==> flow/design.v (excerpt) <==
module money_clicker(clk, rst, key_data, key_valid, tick, money, asset, HEX0, HEX1, HEX2, HEX3, HEX4, HEX5);
	input clk;
	input rst;
	input [7:0] key_data;
	input key_valid;
	input tick;
	output [39:0] money;
	output [7:0] asset;
	output [6:0] HEX0, HEX1, HEX2, HEX3, HEX4, HEX5;
	wire [3:0] Millions;
	wire [3:0] HundredThousands;
	wire [3:0] TenThousands;
	wire [3:0] Thousands;
	wire [3:0] Hundreds;
	wire [3:0] Tens;
	wire [3:0] Ones;
	wire click, buy, upgradeClick, one, two, three, four, five, six, seven, eight;
	wire [7:0] prev_data;
	wire selection;
	binaryToBCD convert (money[39:0], Millions[3:0], HundredThousands[3:0], TenThousands[3:0], Thousands[3:0], Hundreds[3:0], Tens[3:0], Ones[3:0]);
	hexDecoder H0(Ones[3:0], HEX0);
	hexDecoder H1(Tens[3:0], HEX1);
	hexDecoder H2(Hundreds[3:0], HEX2);
	hexDecoder H3(Thousands[3:0], HEX3);
	hexDecoder H4(TenThousands[3:0], HEX4);
	hexDecoder H5(HundredThousands[3:0], HEX5);
	prevData prev(clk, rst, key_valid, key_data, prev_data);
	logicController control(clk, rst, key_data, key_valid, click, buy, one, two, three, four, five, six, seven, eight, selection, upgradeClick);
	logicDatapath datapath(clk, rst, tick, money, prev_data, asset, click, buy, upgradeClick, one, two, three, four, five, six, seven, eight);
endmodule
export LEC_CHECK = 0
export ABC_AREA = 0
export CAP_MARGIN = 0
export CELL_PAD_IN_SITES_GLOBAL_PLACEMENT = 1
export CORE_ASPECT_RATIO = 1.4
export CORE_MARGIN = 2
export CORE_UTILIZATION = 33
export CTS_CLUSTER_DIAMETER = 77
export CTS_CLUSTER_SIZE = 100
export PLACE_DENSITY = 0.89
export SLEW_MARGIN = 5
export TNS_END_PERCENT = 15
create_clock -name core_clock -period 25.0 [get_ports {clk}]
run.sh (not shown) runs the stock make flow with config.mk's settings and CLKGATE_MAP_FILE=.
==> next run, changes <==
==> flow/config.mk (replaced) <==
export PLATFORM = sky130hd
export DESIGN_NAME = money_clicker
export DESIGN_NICKNAME = money_clicker
export VERILOG_FILES = /design/flow/design.v
export SDC_FILE = /design/flow/constraint.sdc
export NUM_CORES = 4
export LEC_CHECK = 0
export ABC_AREA = 1
export CAP_MARGIN = 30
export CELL_PAD_IN_SITES_DETAIL_PLACEMENT = 2
export CORE_MARGIN = 7
export CORE_UTILIZATION = 40
export GPL_ROUTABILITY_DRIVEN = 1
export MIN_ROUTING_LAYER = met2
export SETUP_SLACK_MARGIN = 3.12
export SLEW_MARGIN = 40
export TNS_END_PERCENT = 55
With this change the flow ended with an error in global routing with GRT-0116.
Die area is lower by 24%.
Synthesized cell count falls by 5.0%.
Area after synthesis shrinks by 15%.

---

## job 6189
money_clicker again, from the RTL that the note above started with.
==> flow/config.mk <==
export PLATFORM = sky130hd
export DESIGN_NAME = money_clicker
export DESIGN_NICKNAME = money_clicker
export VERILOG_FILES = /design/flow/design.v
export SDC_FILE = /design/flow/constraint.sdc
export NUM_CORES = 4
export LEC_CHECK = 0
export ABC_AREA = 1
export CAP_MARGIN = 10
export CELL_PAD_IN_SITES_DETAIL_PLACEMENT = 2
export CORE_ASPECT_RATIO = 1.63
export CORE_MARGIN = 3
export CORE_UTILIZATION = 48
export CTS_CLUSTER_SIZE = 78
export GPL_ROUTABILITY_DRIVEN = 1
export GPL_TIMING_DRIVEN = 0
export MAX_ROUTING_LAYER = met5
export MIN_ROUTING_LAYER = met2
export PLACE_DENSITY = 0.73
export SETUP_SLACK_MARGIN = 1.11
export SLEW_MARGIN = 20
==> flow/constraint.sdc <==
create_clock -name core_clock -period 13.3 [get_ports {clk}]
set_input_delay 2.6600 -clock core_clock [delete_from_list [all_inputs] [get_ports {clk}]]
set_output_delay 2.6600 -clock core_clock [all_outputs]
set_load 0.01 [all_outputs]
Job 6189 never completed, since it errored out during detailed placement.
diff inputs: job 6189 => job 9430
Settings: PLACE_DENSITY_LB_ADDON newly set to 0.03; CELL_PAD_IN_SITES_DETAIL_PLACEMENT removed (was 2); MIN_ROUTING_LAYER changed from met2 to met1; CAP_MARGIN changed from 10 to 25; PLACE_DENSITY removed (was 0.73); CORE_UTILIZATION changed from 48 to 45; ABC_AREA removed (was 1); CORE_MARGIN changed from 3 to 2.
## What came out
Compared with job 6189, job 9430 shows a lower adder-cell share of the synthesized area. Taking job 6189 as the reference point, the cell area after synthesis of job 9430 rises by 18%. Relative to job 6189, the post-synthesis average cell area measured on job 9430 has increased by more than 10%. For the share of the synthesized netlist area taken by xor and xnor gates, job 9430 came in 0.32 points lower than job 6189 did. Relative to job 6189, the chip area of job 9430 is higher by about 23%. [flow] job 9430 | stages: complete | final checks: fail | reason: setup timing. Job 9430 ends up with a pre-placement core utilization that is 3.7 points lower than in job 6189. Relative to job 6189, the yosys stat chip area measured on job 9430 has increased by more than 10%. NOTE: post-synthesis share of cell area spent on and-or and or-and gates in job 9430 exceeds that of job 6189.
